// convolver
module convolver #(
	parameter n = 8'h0a,	 
	parameter k = 8'h03,  
	parameter s = 1,  
	parameter BL = 16,  
	parameter Q = 12  
	)(
	input logic clk,
	input logic rst,
	input logic ce,
	input logic [BL-1:0] activation,
	input logic [(k*k)*BL-1:0] weight1,
	output logic [31:0] conv_op,
	output logic valid_conv,
	output logic end_conv
	);
	logic [31:0] count1;  
	logic [31:0] count2;  
	logic [31:0] count3;  
	logic [31:0] row_count;  
	logic en1, en2, en3;  
	logic [BL-1:0] weight [0:k*k-1];
	generate
		genvar j;
		for (j = 0; j < k*k; j = j + 1) begin : for_loop
			assign weight[j][BL-1:0] = weight1[BL*j +: BL];
		end : for_loop
	endgenerate
	logic [BL*2-1:0] tmp [k*k+1:0];
	assign tmp[0] = 32'h00000000;
	generate
	genvar i;
	for (i = 0; i < k*k; i = i + 1) begin : for_loop1
		if ((i+1) % k == 0) begin 					 
			if (i == k*k - 1) begin 				 
				mac #(.N(BL), .Q(Q)) MAC0(
					.clk(clk),
					.sclr(rst),
					.ce(ce),
					.a_i(activation),
					.b_i(weight[i]),
					.c_i(tmp[i]),
					.r_o(conv_op)
				);
			end
			else begin
				logic [BL*2-1:0] tmp2;
				mac #(.N(BL), .Q(Q)) MAC1(
					.clk(clk),
					.sclr(rst),
					.ce(ce),
					.a_i(activation),
					.b_i(weight[i]),
					.c_i(tmp[i]),
					.r_o(tmp2)
				);
				variable_shift_register #(.WIDTH(BL*2), .SIZE(n-k)) SR(
					.clk(clk),
					.rst(rst),
					.ce(ce),
					.data_i(tmp2),
					.data_o(tmp[i+1])
					);
			end
		end
		else begin
			mac #(.N(BL), .Q(Q)) MAC2(
					.clk(clk),
					.sclr(rst),
					.ce(ce),
					.a_i(activation),
					.b_i(weight[i]),
					.c_i(tmp[i]),
					.r_o(tmp[i+1])
				);
		end
	end : for_loop1
  ...
For scale: roughly 12,000 cells after synthesis, about 840 flip-flops, about 0.12 mm2 of cells after synthesis.
clock: 7.51 ns
lec_check: 0
cap_margin: 20
cell_pad_in_sites_detail_placement: 2
cell_pad_in_sites_global_placement: 1
core_aspect_ratio: 1.29
core_margin: 2
core_utilization: 64
cts_cluster_diameter: 266
gpl_routability_driven: 0
gpl_timing_driven: 0
max_routing_layer: met4
min_routing_layer: met2
place_density_lb_addon: 0.02
setup_slack_margin: -0.07
slew_margin: 20
run.sh (not shown) runs the stock make flow with config.mk's settings and CLKGATE_MAP_FILE=.
The first run died in detailed placement (3_5_place_dp), error DPL-0033.
Next try:
==> flow/config.mk (replaced) <==
export PLATFORM = sky130hd
export DESIGN_NAME = convolver
export DESIGN_NICKNAME = convolver
export VERILOG_FILES = /design/flow/design.v
export SDC_FILE = /design/flow/constraint.sdc
export NUM_CORES = 4
export LEC_CHECK = 0
export CAP_MARGIN = 0
export CORE_MARGIN = 2
export CORE_UTILIZATION = 72
export PLACE_DENSITY = 0.65
export SLEW_MARGIN = 20
==> flow/constraint.sdc (replaced) <==
create_clock -name core_clock -period 3.35 [get_ports {clk}]
set_input_delay 0.6700 -clock core_clock [delete_from_list [all_inputs] [get_ports {clk}]]
set_output_delay 0.6700 -clock core_clock [all_outputs]
set_load 0.01 [all_outputs]
What happened:
- Now the flow died in global routing (5_1_grt) with GRT-0232
- die area shrinks by 11%
- synthesized cell count stays the same
- synthesized area is unchanged
Next try:
--- a/flow/config.mk
+++ b/flow/config.mk
@@ -8 +8 @@
-export CAP_MARGIN = 0
+export CAP_MARGIN = 20
@@ -10,2 +10 @@
-export CORE_UTILIZATION = 72
-export PLACE_DENSITY = 0.65
+export CORE_UTILIZATION = 71
==> flow/constraint.sdc (replaced) <==
create_clock -name core_clock -period 5.27 [get_ports {clk}]
set_input_delay 1.0540 -clock core_clock [delete_from_list [all_inputs] [get_ports {clk}]]
set_output_delay 1.0540 -clock core_clock [all_outputs]
set_load 0.01 [all_outputs]
After rerunning: The new run finished but fails on setup timing. Synthesized cell count is unchanged. Area after synthesis does not change. Die size rose by 1.4%.
Next try:
--- a/flow/config.mk
+++ b/flow/config.mk
@@ -10 +10 @@
-export CORE_UTILIZATION = 71
+export CORE_UTILIZATION = 72
==> flow/constraint.sdc (replaced) <==
create_clock -name core_clock -period 6.46 [get_ports {clk}]
set_input_delay 1.2920 -clock core_clock [delete_from_list [all_inputs] [get_ports {clk}]]
set_output_delay 1.2920 -clock core_clock [all_outputs]
set_load 0.01 [all_outputs]
What happened: The new run produced a layout that fails on setup timing; design area went down by 1.4%; sequential cell count stays the same; setup slack improves by 0.66 ns.
Next try:
--- a/flow/config.mk
+++ b/flow/config.mk
@@ -10,0 +11 @@
+export SETUP_SLACK_MARGIN = 1.55
==> flow/constraint.sdc (replaced) <==
create_clock -name core_clock -period 5.32 [get_ports {clk}]
set_input_delay 1.0640 -clock core_clock [delete_from_list [all_inputs] [get_ports {clk}]]
set_output_delay 1.0640 -clock core_clock [all_outputs]
set_load 0.01 [all_outputs]
Outcome:
- The new run reached the layout checks and failed them: setup timing
- cell count climbs by 0.91%
- setup slack loses 0.87 ns
- via count climbs by 5.4%
- die area stays the same
Next try:
--- a/flow/config.mk
+++ b/flow/config.mk
@@ -10,2 +10 @@
-export CORE_UTILIZATION = 72
-export SETUP_SLACK_MARGIN = 1.55
+export CORE_UTILIZATION = 70
==> flow/constraint.sdc (replaced) <==
create_clock -name core_clock -period 6.57 [get_ports {clk}]
set_input_delay 1.3140 -clock core_clock [delete_from_list [all_inputs] [get_ports {clk}]]
set_output_delay 1.3140 -clock core_clock [all_outputs]
set_load 0.01 [all_outputs]
The changed run reached the layout checks and failed them: setup timing.
Via count is lower by 6.0%.
Global-route usage went down by 3.9 points.
Hold slack is worse by 0.0082 ns.
Utilization decreases by 3.3 points.
Flip-flop count stays the same.
